==> run a: inputs <==
Design measure_sys, start of the top module:
module measure_sys(
	input            sys_clk,
	input            sys_rst_n,
	input      [7:0] askdemod_data,    
	input      [9:0] fsk_demod,        
	input      [7:0] pskdemod_data,    
	output     [7:0] demod_data,
	output     [7:0] uart_mod_type,
	output    [15:0] uart_demod_fre,
	output     [7:0] uart_mod_depth,
	output reg [7:0] uart_delta_freq
);
export LEC_CHECK = 0
export CAP_MARGIN = 20
export CORE_MARGIN = 2
export CORE_UTILIZATION = 68
export SLEW_MARGIN = 20
create_clock -name core_clock -period 56.8 [get_ports {sys_clk}]
run.sh (not shown) runs the stock make flow with config.mk's settings and CLKGATE_MAP_FILE=.
==> run b (differences from run a) <==
ABC_AREA = 1   (was unset)
CAP_MARGIN = 0   (was 20)
CORE_UTILIZATION = 72   (was 68)
CTS_CLUSTER_DIAMETER = 194   (was unset)
==> flow/constraint.sdc (replaced) <==
create_clock -name core_clock -period 41.3 [get_ports {sys_clk}]
set_input_delay 8.2600 -clock core_clock [delete_from_list [all_inputs] [get_ports {sys_clk}]]
set_output_delay 8.2600 -clock core_clock [all_outputs]
set_load 0.01 [all_outputs]
==> run c (differences from run a) <==
CORE_UTILIZATION = 40   (was 68)
==> flow/constraint.sdc (replaced) <==
create_clock -name core_clock -period 90.8 [get_ports {sys_clk}]
set_input_delay 18.1600 -clock core_clock [delete_from_list [all_inputs] [get_ports {sys_clk}]]
set_output_delay 18.1600 -clock core_clock [all_outputs]
set_load 0.01 [all_outputs]
==> run d (differences from run a) <==
ABC_AREA = 1   (was unset)
CAP_MARGIN = 40   (was 20)
CORE_ASPECT_RATIO = 0.5   (was unset)
CORE_UTILIZATION = 72   (was 68)
CTS_CLUSTER_DIAMETER = 227   (was unset)
PLACE_DENSITY = 0.65   (was unset)
==> flow/constraint.sdc (replaced) <==
create_clock -name core_clock -period 69.8 [get_ports {sys_clk}]
set_input_delay 13.9600 -clock core_clock [delete_from_list [all_inputs] [get_ports {sys_clk}]]
set_output_delay 13.9600 -clock core_clock [all_outputs]
set_load 0.01 [all_outputs]
==> git commit body <==
Record implementation results from latest flow run

- The flow ran to the end and the layout has no timing, DRC or antenna violations.
- At the floorplan stage, the core utilization is reported as 0.723.
* Combinational share of cell area: 0.718
* Count of clock buffers in the final design: 75
- Most frequent cells after synthesis: nand2_1 (2825), inv_1 (2095), ha_1 (1470)
(the above is from run d)
==> git commit body <==
Record implementation results from latest flow run

- Result of the run: complete, but fails checks
- Violated Checks: negative setup slack
* Final WS setup: -2190 ps
- For this configuration, the core starts out at a cell density of 0.727.
- Final setup violation count: 3
- Most frequent cells after synthesis: nand2_1 (2825), inv_1 (2095), ha_1 (1470)
- In the final report, the number of pins over their slew limit comes to 0.
(the above is from run b)
==> git commit body <==
Record implementation results from latest flow run

- The layout report gives the multi-input gate share of total cell area as 0.760.
- Result of the run: finished clean
* Starting Density: 0.685
* Sw Share: 0.259
- After layout, the clock buffer instance count stands at 91.
(the above is from run a)
==> git commit body <==
Record implementation results from latest flow run

- The layout has 90 clock buffers.
- The flow ran to the end and the layout has no timing, DRC or antenna violations.
- Multi-input logic gates represent a cell area share of 0.751.
- Most frequent cells after synthesis: ha_1 (1470), nand2_1 (1092), nor2_1 (826)
(the above is from run c)

========
==> inputs of run X <==
measure_sys again, from the RTL that the note above started with.
Settings: LEC_CHECK=0, CAP_MARGIN=20, CELL_PAD_IN_SITES_GLOBAL_PLACEMENT=1, CORE_ASPECT_RATIO=1.21, CORE_MARGIN=2, CORE_UTILIZATION=29, CTS_CLUSTER_SIZE=30, GPL_ROUTABILITY_DRIVEN=0, GPL_TIMING_DRIVEN=0, PLACE_DENSITY_LB_ADDON=0.02, SETUP_SLACK_MARGIN=5.0, SLEW_MARGIN=20; clock period 42.2 ns.
==> inputs of run Z, as changes to run X <==
==> flow/config.mk (replaced) <==
export PLATFORM = sky130hd
export DESIGN_NAME = measure_sys
export DESIGN_NICKNAME = measure_sys
export VERILOG_FILES = /design/flow/design.v
export SDC_FILE = /design/flow/constraint.sdc
export NUM_CORES = 4
export LEC_CHECK = 0
export ABC_AREA = 1
export CAP_MARGIN = 20
export CORE_MARGIN = 2
export CORE_UTILIZATION = 70
export CTS_CLUSTER_DIAMETER = 227
export PLACE_DENSITY = 0.65
export SLEW_MARGIN = 20
==> flow/constraint.sdc (replaced) <==
create_clock -name core_clock -period 69.8 [get_ports {sys_clk}]
set_input_delay 13.9600 -clock core_clock [delete_from_list [all_inputs] [get_ports {sys_clk}]]
set_output_delay 13.9600 -clock core_clock [all_outputs]
set_load 0.01 [all_outputs]
==> inputs of run D, as changes to run X <==
==> flow/config.mk (replaced) <==
export PLATFORM = sky130hd
export DESIGN_NAME = measure_sys
export DESIGN_NICKNAME = measure_sys
export VERILOG_FILES = /design/flow/design.v
export SDC_FILE = /design/flow/constraint.sdc
export NUM_CORES = 4
export LEC_CHECK = 0
export ABC_AREA = 1
export CAP_MARGIN = 20
export CORE_MARGIN = 2
export CORE_UTILIZATION = 69
export SLEW_MARGIN = 20
==> flow/constraint.sdc (replaced) <==
create_clock -name core_clock -period 46.9 [get_ports {sys_clk}]
set_input_delay 9.3800 -clock core_clock [delete_from_list [all_inputs] [get_ports {sys_clk}]]
set_output_delay 9.3800 -clock core_clock [all_outputs]
set_load 0.01 [all_outputs]
==> results <==
- Run X completed, yet does not pass: negative setup slack. Run Z ran to the end with no violations. Run D went through all stages and came out clean.
- Between run D and run X, the lower global-route usage is in run X (gap 16 points).
- The highest clock skew belongs to run X, the lowest to run Z.
- Hold slack, highest first: run Z, run D, run X.
- Against run X, the final area of run Z is lower by about 18%.
- The highest critical path depth belongs to run D, the lowest to run X.
